==> inputs of 03-12 <==
==> flow/design.v <==
module floating_Mult(
    input               clk, 
    input               rst,
    input       [31:0]  OperandA,
    input       [31:0]  OperandB,
    input               in_valid,
    output              zero_exponent,  
    output              Exception,  
    output              NaN,  
    output reg          out_valid,
    output reg  [31:0]  out
);
    reg sign_out;
    reg normalize;  
    reg [7:0] Exponent_out;
    reg [22:0] Mantissa_out;
    reg [23:0] OperandA_reg, OperandB_reg;  
    reg [47:0] Mantissa_product;
    localparam BIAS = 127;
    always @(*) begin
        out = 32'b0;
        out_valid = 1'b0;
        sign_out = 1'b0;
        normalize = 1'b0;
        Exponent_out = 8'b0;
        Mantissa_out = 23'b0;
        OperandA_reg = 24'b0;
        OperandB_reg = 24'b0;
        Mantissa_product = 48'b0;
        if(~rst) begin
            out = 32'b0;
            out_valid = 1'b0;
        end
        else if(in_valid) begin 
            sign_out = OperandA[31] ^ OperandB[31];
       		OperandA_reg = (|OperandA[30:23]) ? {1'b1, OperandA[22:0]} : {1'b0, OperandA[22:0]};
            OperandB_reg = (|OperandB[30:23]) ? {1'b1, OperandB[22:0]} : {1'b0, OperandB[22:0]};
            Mantissa_product = OperandA_reg * OperandB_reg;
            normalize = Mantissa_product[47];  
            if(~normalize && ~zero_exponent) begin
      			Mantissa_product = Mantissa_product << 1 ;
      			Mantissa_out = Mantissa_product[46:24] + Mantissa_product[23] ;  
      			normalize = Mantissa_product[47];
      			Exponent_out = (OperandA[30:23] + OperandB[30:23] - BIAS);
    		end
  			else begin
  				Mantissa_out = Mantissa_product [46:24];  
  				Exponent_out = (OperandA[30:23] + OperandB[30:23] - BIAS) + normalize;
  			end
            if (zero_exponent) begin
                out = 32'b0;
                out_valid = 1'b1;
            end
            else if(NaN) begin
                out = {sign_out,8'b1111_1111, 23'b111_1111_1111_1111_1111_1111};
                out_valid = 1'b1;
            end
            else if(Exception) begin
                out = {sign_out,8'b1111_1111,23'b0};
                out_valid = 1'b1;
            end
            else if (normalize) begin
                out = {sign_out, Exponent_out, Mantissa_out};
                out_valid = 1'b1;
            end
        end
        else begin  
            out = 32'b0;
            out_valid = 1'b0;
        end
    end
    assign Exception = ( ( (&OperandA[30:23]) && (OperandA[22:0] == 0) )   || ( (&OperandB[30:23]) && (OperandB[22:0] == 0) ) ) ? 1'b1 : 1'b0;
    assign zero_exponent = ((OperandA[30:23] == 0) | (OperandB[30:23] == 0)) ? 1'b1 : 1'b0;
    assign NaN =( ( (OperandA[30:23] == 8'b1111_1111) && (OperandA [22:0] != 23'b0) ) || ( (OperandB[30:23] == 8'b1111_1111) && (OperandB [22:0] != 23'b0) ) ) ? 1 : 0; 
endmodule
module Adder(
    input               clk,
    input               rst,
    input       [31:0]  OperandA,
    input       [31:0]  OperandB,
    input               in_valid,
    output              Exception,  
    output              zero_exponent,
    output              NaN,
    output reg out_valid,
output reg [31:0] out
    );
reg signA;
reg [23:0] mantissaA;
reg [7:0] expA;
reg signB;
reg [23:0] mantissaB;
reg [7:0] expB, expB_new;
reg [24:0] mantissa_sum;
reg [23:0] mantissaB_shift;
reg sign_out;
reg [7:0] exp_out;
reg [22:0] mantissa_out;
reg [8:0] Diff_exponent;  
integer norm_i;
always @(*) begin
    out = 32'b0;
    out_valid = 1'b0;
    expB_new = 8'b0;
    mantissa_sum = 25'b0;
    mantissaB_shift = 24'b0;
    sign_out = 1'b0;
    exp_out = 8'b0;
    mantissa_out = 23'b0;
    Diff_exponent = 9'b0;
    signA = OperandA [31];
    expA = OperandA [30:23];
    mantissaA = (|OperandA[30:23]) ? {1'b1, OperandA[22:0]} : {1'b0, OperandA[22:0]};
    signB = OperandB [31];
    expB = OperandB [30:23];
    mantissaB = (|OperandB[30:23]) ? {1'b1, OperandB[22:0]} : {1'b0, OperandB[22:0]};
    if (~rst) begin
        out = 32'b0;
        out_valid = 1'b0;
    end
    else if(in_valid) begin
       if (expA < expB) begin
            {signA, expA, mantissaA, signB, expB, mantissaB} = {signB, expB, mantissaB, signA, expA, mantissaA};
        end
        Diff_exponent = expA - expB ;
        expB_new = expB + Diff_exponent ;
        mantissaB_shift = (Diff_exponent > 0) ? mantissaB >> Diff_exponent : mantissaB ;
        exp_out = expA;
        if(signA == signB) begin
            mantissa_sum = mantissaA + mantissaB_shift;
            sign_out = signA;
        end
        else begin
        if(mantissaA >= mantissaB_shift) begin
            mantissa_sum = mantissaA - mantissaB_shift;
            sign_out = signA;
        end
        else begin
            mantissa_sum = mantissaB_shift - mantissaA;
            sign_out = signB ;
        end
        end
        if(mantissa_sum[24]) begin
            mantissa_sum = mantissa_sum >> 1;  
            exp_out = exp_out + 1 ;
        end 
        for (norm_i = 0; norm_i < 24; norm_i = norm_i + 1)
            if (~ mantissa_sum[23] & (|mantissa_sum) )
            begin
            mantissa_sum = mantissa_sum << 1;
            exp_out = exp_out - 1;
            end
        mantissa_out = mantissa_sum[22:0];
         if(NaN) begin
            out = {sign_out,8'b1111_1111, 23'b111_1111_1111_1111_1111_1111};
            out_valid = 1'b1;
        end
        else if(Exception) begin
            out = {sign_out,8'b1111_1111,23'b0};
            out_valid = 1'b1;
        end
        else begin
            out = {sign_out, exp_out, mantissa_out};
            out_valid = 1'b1;
        end
    end
    else begin
        out_valid = 1'b0;
    end
end
assign NaN =( ( (OperandA[30:23] == 8'b1111_1111) && (OperandA [22:0] != 23'b0) ) || ( (OperandB[30:23] == 8'b1111_1111) && (OperandB [22:0] != 23'b0) ) ) ? 1 : 0;
assign Exception = ( ( (&OperandA[30:23]) && (OperandA[22:0] == 0) )   || ( (&OperandB[30:23]) && (OperandB[22:0] == 0) ) ) ? 1'b1 : 1'b0;
endmodule 
module Accumulator(
    input               clk, 
    input               rst,
    input    [31:0]     IN1,
    input               in_valid,
    input [7:0]         kernel_size,
    output reg [31:0]   Accumulator,
    output reg              output_valid
    );
wire [31:0] out;
wire [15:0] counter_tmp;
reg  [15:0] counter ;
assign counter_tmp = kernel_size*kernel_size;
always @(posedge clk or negedge rst) begin
    if(~rst) begin
        Accumulator <= 0;
        output_valid <= 0;
        counter <= 0;
    end
    else if (in_valid) begin
      counter <= counter + 1 ;
        if (counter == counter_tmp-1)
          begin
            counter <= 0;
            output_valid <= 1;
            Accumulator <= (counter == 0) ? IN1 : out;  
          end
        else if (counter == 0)begin
          Accumulator <= IN1;  
          output_valid <= 0;
        end
       else
         begin
        Accumulator <= out;
        output_valid <= 0;
         end
    end
    else begin
      Accumulator <= Accumulator;  
      output_valid <= 0;
      end
end
        Adder add_inst(
            .clk(clk),
            .rst(rst),
            .OperandA(IN1),
            .OperandB(Accumulator),
            .in_valid(in_valid),
            .Exception(),
            .zero_exponent(),
            .NaN(),
            .out_valid(),
            .out(out)
        );
endmodule 
module conv_mac (
    input         clk,
    input         rst,           
    input         in_valid,
    input  [31:0] OperandA,      
    input  [31:0] OperandB,      
    input  [7:0]  kernel_size,
    output        out_valid,
    output [31:0] result
);
wire        acc_en;
wire [31:0] mult_result;
floating_Mult multiplier(
    .clk(clk),
    .rst(rst),
    .OperandA(OperandA),
    .OperandB(OperandB),
    .in_valid(in_valid),
    .zero_exponent(),
    .Exception(),
    .NaN(),
    .out_valid(acc_en),
    .out(mult_result)
);
Accumulator accumulator(
    .clk(clk),
    .rst(rst),
    .IN1(mult_result),
    .in_valid(acc_en),
    .Accumulator(result),
    .output_valid(out_valid),
    .kernel_size(kernel_size)
);
endmodule
==> flow/run.sh <==
#!/bin/bash
# the make line also repeats each setting of config.mk as NAME=value (left out here)
make -C /OpenROAD-flow-scripts/flow DESIGN_CONFIG=/design/flow/config.mk WORK_HOME=/design/flow/orfs CLKGATE_MAP_FILE= finish
==> flow/config.mk <==
export PLATFORM = sky130hd
export DESIGN_NAME = conv_mac
export DESIGN_NICKNAME = conv_mac
export VERILOG_FILES = /design/flow/design.v
export SDC_FILE = /design/flow/constraint.sdc
export NUM_CORES = 4
export LEC_CHECK = 0
export ABC_AREA = 1
export CAP_MARGIN = 40
export CORE_ASPECT_RATIO = 1.57
export CORE_MARGIN = 2
export CORE_UTILIZATION = 40
export CTS_CLUSTER_DIAMETER = 320
export CTS_CLUSTER_SIZE = 100
export PLACE_DENSITY_LB_ADDON = 0.29
export SLEW_MARGIN = 20
export TNS_END_PERCENT = 5
==> flow/constraint.sdc <==
create_clock -name core_clock -period 44.0 [get_ports {clk}]
set_input_delay 8.8000 -clock core_clock [delete_from_list [all_inputs] [get_ports {clk}]]
set_output_delay 8.8000 -clock core_clock [all_outputs]
set_load 0.01 [all_outputs]
==> inputs of 12-20, as changes to 03-12 <==
==> flow/config.mk (replaced) <==
export PLATFORM = sky130hd
export DESIGN_NAME = conv_mac
export DESIGN_NICKNAME = conv_mac
export VERILOG_FILES = /design/flow/design.v
export SDC_FILE = /design/flow/constraint.sdc
export NUM_CORES = 4
export LEC_CHECK = 0
export CAP_MARGIN = 20
export CORE_MARGIN = 2
export CORE_UTILIZATION = 40
export SLEW_MARGIN = 20
==> flow/constraint.sdc (replaced) <==
create_clock -name core_clock -period 43.0 [get_ports {clk}]
set_input_delay 8.6000 -clock core_clock [delete_from_list [all_inputs] [get_ports {clk}]]
set_output_delay 8.6000 -clock core_clock [all_outputs]
set_load 0.01 [all_outputs]
==> results.yml <==
# physical design summary
run_status:
  status: "complete, no violations"
finish:
  fin_util: 0.433
yosys:
  ys_seq_share: 0.0287
  ys_sh_simple: 0.248
min_path:
  hold_end: "accumulator.counter[0]$_DFFE_PN0P_"
sta:
  max_slew_margin: 0.241
  fin_ws_ps: 2170
critical_path:
  path_buffers: 17
  cp.depth: 127
The numbers above come from 12-20.

==> results.yml <==
# physical design summary
sta:
  fin_ws_ps: 2580
  setup-violations-final: 0
  max_slew_margin: 0.378
finish:
  nNetsFinal: 8178
  fin_util: 0.434
run_status:
  status: "complete, no violations"
critical_path:
  cp.depth: 202
  ff2ff_setup_slack_ps: 18820
  path_buffers: 24
yosys:
  top_logic_kind: "simple AND/OR/NAND/NOR gates"
  ys_sh_simple: 0.356
floorplanning:
  die.size.y_um: 421
min_path:
  hold_end: "accumulator.counter[10]$_DFFE_PN0P_"
The numbers above come from 03-12.


* * *

==> inputs of build 20 <==
// conv_mac: RTL as listed in full above, without the edits since
clock: 37.4 ns
lec_check: 0
abc_area: 1
cap_margin: 20
core_margin: 2
core_utilization: 72
cts_cluster_diameter: 215
cts_cluster_size: 60
place_density: 0.35
setup_slack_margin: 2.44
slew_margin: 20
run.sh (not shown) runs the stock make flow with config.mk's settings and CLKGATE_MAP_FILE=.
==> build 49 (differences from build 20) <==
- CORE_UTILIZATION: 72 -> 40
- CTS_CLUSTER_DIAMETER: 215 -> default
- CTS_CLUSTER_SIZE: 60 -> default
- PLACE_DENSITY: 0.35 -> default
- SETUP_SLACK_MARGIN: 2.44 -> default
- SLEW_MARGIN: 20 -> 0
- TNS_END_PERCENT: default -> 40
==> flow/constraint.sdc (replaced) <==
create_clock -name core_clock -period 43.3 [get_ports {clk}]
set_input_delay 8.6600 -clock core_clock [delete_from_list [all_inputs] [get_ports {clk}]]
set_output_delay 8.6600 -clock core_clock [all_outputs]
set_load 0.01 [all_outputs]
==> results <==
item                                                                 build 20                 build 49
Clock tree buffer depth                                                     2                        2
Mapped Avg Cell Area                                                6.08 um^2                6.08 um^2
Distinct cell type count after synthesis                                   67                       67
Post-CTS Setup Repair Bufs                                                 36                        0
Number of input and output port buffers inserted                          107                      107
Final GP Congestion                                                      1.14                     1.01
Inst Count DP                                                            8091                     8679
Pre-CTS setup slack                                                  -1.41 ns                -0.468 ns
Run status                                          aborted with a tool error  complete, no violations
Stage where the flow stopped                                   global routing                        -
Cell area reported after detailed placement                       0.0467 mm^2              0.0466 mm^2
Most used flip-flop cell after synthesis                              dfrtp_1                  dfrtp_1
Number of instances resized during post-cts repair                        200                        3
Die width                                                              252 um                   337 um
Area of the core region                                           0.0606 mm^2               0.109 mm^2
I/O pins                                                                  108                      108
Floorplan Utilization                                                   73.0%                    40.5%
Adder share                                                             32.6%                    32.6%
Area of the die                                                   0.0634 mm^2               0.113 mm^2
Hpwl dp                                                                111 mm                   125 mm
Ao+oa area frac                                                         8.18%                    8.18%
Post-Synth XOR/XNOR Area                                                4.85%                    4.85%
Row count                                                                  90                      121
Die Span Y                                                             252 um                   337 um
Simple-gate portion of the synthesized area                             35.6%                    35.6%
TritonCTS sink count                                                       49                       49
Number of synthesized register bits                                        49                       49
Area figure in the yosys stat output                              0.0442 mm^2              0.0442 mm^2

* * *

==> inputs of v14 <==
RTL: the design.v shown in full above, as it stands there.
export LEC_CHECK = 0
export ABC_AREA = 1
export CAP_MARGIN = 20
export CELL_PAD_IN_SITES_DETAIL_PLACEMENT = 0
export CELL_PAD_IN_SITES_GLOBAL_PLACEMENT = 0
export CORE_ASPECT_RATIO = 0.5
export CORE_MARGIN = 2
export CORE_UTILIZATION = 43
export CTS_CLUSTER_DIAMETER = 336
export CTS_CLUSTER_SIZE = 99
export GPL_ROUTABILITY_DRIVEN = 0
export MAX_ROUTING_LAYER = met4
export MIN_ROUTING_LAYER = met1
export PLACE_DENSITY_LB_ADDON = 0.3
export SLEW_MARGIN = 20
export TNS_END_PERCENT = 5
create_clock -name core_clock -period 74.6 [get_ports {clk}]
==> v22 (differences from v14) <==
==> flow/config.mk (replaced) <==
export PLATFORM = sky130hd
export DESIGN_NAME = conv_mac
export DESIGN_NICKNAME = conv_mac
export VERILOG_FILES = /design/flow/design.v
export SDC_FILE = /design/flow/constraint.sdc
export NUM_CORES = 4
export LEC_CHECK = 0
export ABC_AREA = 1
export CAP_MARGIN = 15
export CELL_PAD_IN_SITES_DETAIL_PLACEMENT = 0
export CELL_PAD_IN_SITES_GLOBAL_PLACEMENT = 2
export CORE_ASPECT_RATIO = 0.7
export CORE_MARGIN = 2
export CORE_UTILIZATION = 40
export CTS_CLUSTER_DIAMETER = 336
export CTS_CLUSTER_SIZE = 99
export MAX_ROUTING_LAYER = met4
export MIN_ROUTING_LAYER = met1
export PLACE_DENSITY_LB_ADDON = 0.3
export SLEW_MARGIN = 20
export TNS_END_PERCENT = 35
==> v16 (differences from v14) <==
==> flow/config.mk (replaced) <==
export PLATFORM = sky130hd
export DESIGN_NAME = conv_mac
export DESIGN_NICKNAME = conv_mac
export VERILOG_FILES = /design/flow/design.v
export SDC_FILE = /design/flow/constraint.sdc
export NUM_CORES = 4
export LEC_CHECK = 0
export ABC_AREA = 1
export CAP_MARGIN = 5
export CORE_MARGIN = 2
export CORE_UTILIZATION = 72
export CTS_CLUSTER_DIAMETER = 215
export CTS_CLUSTER_SIZE = 60
export MAX_ROUTING_LAYER = met4
export SLEW_MARGIN = 20
==> flow/constraint.sdc (replaced) <==
create_clock -name core_clock -period 33.4 [get_ports {clk}]
set_input_delay 6.6800 -clock core_clock [delete_from_list [all_inputs] [get_ports {clk}]]
set_output_delay 6.6800 -clock core_clock [all_outputs]
set_load 0.01 [all_outputs]
==> v21 (differences from v14) <==
==> flow/config.mk (replaced) <==
export PLATFORM = sky130hd
export DESIGN_NAME = conv_mac
export DESIGN_NICKNAME = conv_mac
export VERILOG_FILES = /design/flow/design.v
export SDC_FILE = /design/flow/constraint.sdc
export NUM_CORES = 4
export LEC_CHECK = 0
export CAP_MARGIN = 20
export CORE_MARGIN = 2
export CORE_UTILIZATION = 55
export SLEW_MARGIN = 20
==> flow/constraint.sdc (replaced) <==
create_clock -name core_clock -period 43.0 [get_ports {clk}]
set_input_delay 8.6000 -clock core_clock [delete_from_list [all_inputs] [get_ports {clk}]]
set_output_delay 8.6000 -clock core_clock [all_outputs]
set_load 0.01 [all_outputs]
==> results <==
v22 finished with timing, DRC and antenna clean. v21 ran to the end with no violations. v14 completed with no timing, DRC or antenna violations. v16 never finished: it broke off in 5_1_grt, error GRT-0116.
Of v21 and v14, v14 has the higher first-iteration DRC count (gap about 13%, measured against v14).
The lowest via count belongs to v21, the highest to v14.
Cell count, highest first: v22, v14, v21.
Clock skew, lowest first: v14, v22, v21.
In sequential cell count, v14 and v22 do not differ.
Cell area: v22 > v14 > v21.
Of v21 and v14, v14 has the higher hold slack (gap 0.030 ns).
==> figures <==
| metric | v14 | v21 | v22 | v16 |
|---|---|---|---|---|
| Total number of vias | 45700 | 43300 | 45000 | - |
| Result of the run | complete, no violations | complete, no violations | complete, no violations | did not finish |
| Last stage reached | - | - | - | 5_1_grt |
| Multi-input gate area in the final layout | 0.0361 mm^2 | 0.0375 mm^2 | 0.0361 mm^2 | - |
| Simple-Gate Fraction of Synth Area | 35.6% | 24.8% | 35.6% | 35.6% |
| Final Hold Slack | 0.614 ns | 0.584 ns | 0.611 ns | - |
| Clock network share of area | 0.330% | 0.340% | 0.418% | - |
| Hold worst-path end | accumulator.Accumulator[20] | accumulator.counter[0] | accumulator.counter[10] | - |
| Number of instances on the worst hold path | 2 | 1 | 2 | - |
| Share of the core filled by cells before placement | 43.2% | 55.3% | 40.2% | 73.0% |
| RePlAce Congestion | - | 1.08 | 0.975 | 1.24 |
| Instance count after placement with tap cells included | 8517 | 6795 | 8613 | 9222 |
| Top routing layer in use | met4 | met4 | met4 | - |
| FFs & Latches | 49 | 49 | 49 | - |
| Final area over synthesized area | 1.046x | 1.060x | 1.050x | - |
| Top-area cell share | 23.3% | 24.2% | 23.3% | 23.3% |
| Final hold vios | 0 | 0 | 0 | - |
